==> inputs of maple <==
// comm_top
module comm_top(
  input wire sys_clk,
  input wire sys_clk_rst,
  input wire rst,
  input wire bit_in, 
  output wire bit_out, 
  output wire [7:0] data_trans, 
  output wire [7:0] data_recev 
);
clock: 2.66 ns
lec_check: 0
abc_area: 1
cap_margin: 20
core_aspect_ratio: 0.5
core_margin: 2
core_utilization: 72
cts_cluster_diameter: 400
cts_cluster_size: 98
place_density: 0.36
slew_margin: 20
run.sh (not shown) runs the stock make flow with config.mk's settings and CLKGATE_MAP_FILE=.
==> nickel: changes against maple <==
ABC_AREA = not set   (was 1)
CORE_ASPECT_RATIO = not set   (was 0.5)
CORE_UTILIZATION = 70   (was 72)
CTS_CLUSTER_DIAMETER = not set   (was 400)
CTS_CLUSTER_SIZE = 36   (was 98)
PLACE_DENSITY = not set   (was 0.36)
==> flow/constraint.sdc (replaced) <==
create_clock -name core_clock -period 3.7 [get_ports {sys_clk}]
set_input_delay 0.7400 -clock core_clock [delete_from_list [all_inputs] [get_ports {sys_clk}]]
set_output_delay 0.7400 -clock core_clock [all_outputs]
set_load 0.01 [all_outputs]
==> amber: changes against maple <==
CORE_ASPECT_RATIO = not set   (was 0.5)
CTS_CLUSTER_DIAMETER = 384   (was 400)
CTS_CLUSTER_SIZE = 19   (was 98)
PLACE_DENSITY = 0.85   (was 0.36)
SETUP_SLACK_MARGIN = 0.44   (was not set)
==> flow/constraint.sdc (replaced) <==
create_clock -name core_clock -period 2.33 [get_ports {sys_clk}]
set_input_delay 0.4660 -clock core_clock [delete_from_list [all_inputs] [get_ports {sys_clk}]]
set_output_delay 0.4660 -clock core_clock [all_outputs]
set_load 0.01 [all_outputs]
==> comparison table <==
metric                                                                                                            nickel                            maple                      amber
Mapped Nets                                                                                                          831                             1049                       1049
Combinational logic power                                                                                      0.0747 mW                         0.107 mW                          -
Worst hold margin                                                                                              0.4225 ns                        0.4300 ns                          -
Worst setup timing slack at the placement stage                                                               0.03096 ns                       -0.4571 ns                 -0.7740 ns
Seq/total area                                                                                                    42.84%                           37.55%                          -
Total power after layout                                                                                        3.332 mW                         5.007 mW                          -
Routed wire length per instance                                                                                 15.89 µm                         19.28 µm                          -
R2R Path End                                                                                my_Rx_top.my_S2P.temp_reg[9]     my_Rx_top.my_S2P.temp_reg[2]                          -
Chip area estimate from yosys synthesis                                                                     0.008021 mm²                     0.008328 mm²               0.008328 mm²
Post-synthesis cell count                                                                                            808                             1026                       1026
Total net switching power                                                                                      0.7216 mW                         1.211 mW                          -
Crit path buffers/inverters                                                                                            2                                0                          -
Gate Area                                                                                                   0.003978 mm²                     0.004110 mm²                          -
Switching Share                                                                                                   21.66%                           24.19%                          -
DR top layer                                                                                                        met4                             met4                          -
Cell total in the yosys stat output                                                                                  808                             1026                       1026
Startpoint of the most critical hold path                                                my_Rx_top.my_clk_div.fsk_cnt[0]  my_Tx_top.my_clk_div.fsk_cnt[0]                          -
Taps Inserted                                                                                                        143                              145                          -
Clock transition at the register clock pins on the worst setup and hold paths after CTS                          0.06 ns                          0.07 ns                          -
Cell with the biggest individual delay on the critical path                                                    a2111oi_4                          dfrtp_2                          -
Number of buffers inserted by post-CTS setup repair                                                                    0                                6                         38
Clock Power Share                                                                                                  46.5%                            50.7%                          -
Endpoints failing hold                                                                                                 0                                0                          -
Sequential Area                                                                                             0.003830 mm²                     0.003832 mm²                          -
Number of iterations in the first detailed-routing pass                                                                5                                8                          -
Result of the run                                                                       no timing/DRC/antenna violations         finished with violations  aborted with a tool error
Failing step                                                                                                           -                                -                    5_1_grt
Violated checks                                                                                                        -                     setup timing                          -
Multi-input gate share of total cell area                                                                         44.49%                           40.27%                          -

========
==> inputs of job 6779 <==
Starting RTL as in the previous note.
Settings: LEC_CHECK=0, ABC_AREA=0, CAP_MARGIN=5, CELL_PAD_IN_SITES_DETAIL_PLACEMENT=0, CELL_PAD_IN_SITES_GLOBAL_PLACEMENT=1, CORE_MARGIN=7, CORE_UTILIZATION=39, CTS_CLUSTER_DIAMETER=65, GPL_ROUTABILITY_DRIVEN=1, GPL_TIMING_DRIVEN=0, MAX_ROUTING_LAYER=met5, MIN_ROUTING_LAYER=met1, SETUP_SLACK_MARGIN=0.46, SLEW_MARGIN=10, TNS_END_PERCENT=65; clock period 2.7 ns.
==> inputs of job 8738, as changes to job 6779 <==
==> flow/config.mk (replaced) <==
export PLATFORM = sky130hd
export DESIGN_NAME = comm_top
export DESIGN_NICKNAME = comm_top
export VERILOG_FILES = /design/flow/design.v
export SDC_FILE = /design/flow/constraint.sdc
export NUM_CORES = 4
export LEC_CHECK = 0
export ABC_AREA = 0
export CAP_MARGIN = 20
export CORE_ASPECT_RATIO = 0.53
export CORE_MARGIN = 2
export CORE_UTILIZATION = 28
export GPL_TIMING_DRIVEN = 0
export MIN_ROUTING_LAYER = met2
export PLACE_DENSITY_LB_ADDON = 0.1
export SETUP_SLACK_MARGIN = 0.12
export SLEW_MARGIN = 40
export TNS_END_PERCENT = 65
==> flow/constraint.sdc (replaced) <==
create_clock -name core_clock -period 3.06 [get_ports {sys_clk}]
set_input_delay 0.6120 -clock core_clock [delete_from_list [all_inputs] [get_ports {sys_clk}]]
set_output_delay 0.6120 -clock core_clock [all_outputs]
set_load 0.01 [all_outputs]
==> inputs of job 3120, as changes to job 6779 <==
==> flow/config.mk (replaced) <==
export PLATFORM = sky130hd
export DESIGN_NAME = comm_top
export DESIGN_NICKNAME = comm_top
export VERILOG_FILES = /design/flow/design.v
export SDC_FILE = /design/flow/constraint.sdc
export NUM_CORES = 4
export LEC_CHECK = 0
export CAP_MARGIN = 20
export CORE_MARGIN = 2
export CORE_UTILIZATION = 68
export CTS_CLUSTER_SIZE = 37
export SLEW_MARGIN = 20
==> flow/constraint.sdc (replaced) <==
create_clock -name core_clock -period 4.0 [get_ports {sys_clk}]
set_input_delay 0.8000 -clock core_clock [delete_from_list [all_inputs] [get_ports {sys_clk}]]
set_output_delay 0.8000 -clock core_clock [all_outputs]
set_load 0.01 [all_outputs]
==> comparison table <==
| metric | job 8738 | job 6779 | job 3120 |
|---|---|---|---|
| Met1 layer wirelength in the final routing | 0 µm | 8.285 mm | 6.620 mm |
| Time the worst path needs with I/O delays and setup | 3.502 ns | 3.458 ns | 3.734 ns |
| Summed area of non-filler cells in the final layout | 9754 µm² | 9848 µm² | 8926 µm² |
| CLK BUF | 20 | 18 | 22 |
| Area of the die | 30090 µm² | 24780 µm² | 12680 µm² |
| Area of placed instances | 8885 µm² | 8675 µm² | 8334 µm² |
| Proportion of cell area occupied by multi-input gates | 41.98% | 43.27% | 44.28% |
| Reg-to-reg setup timing slack | -0.44 ns | -0.76 ns | 0.27 ns |
| Sequential Power Share | 47.3% | 47.9% | 49.1% |
| Setup Buffers After CTS | 12 | 11 | 0 |
| Slack of the critical path | -0.4418 ns | -0.7585 ns | 0.2661 ns |
| Tightest hold margin | 0.4059 ns | 0.4322 ns | 0.4315 ns |
| Final clock skew | 0.007684 ns | 0.01206 ns | 0.009293 ns |
| Sw Pwr | 1007 µW | 1076 µW | 665.9 µW |
| Status | complete, but fails checks | complete, but fails checks | no timing/DRC/antenna violations |
| Layout check failures | negative setup slack | negative setup slack | - |
| Number of placed instances with taps included | 1211 | 1102 | 943 |
Power is estimated from default activity; no workload was simulated.
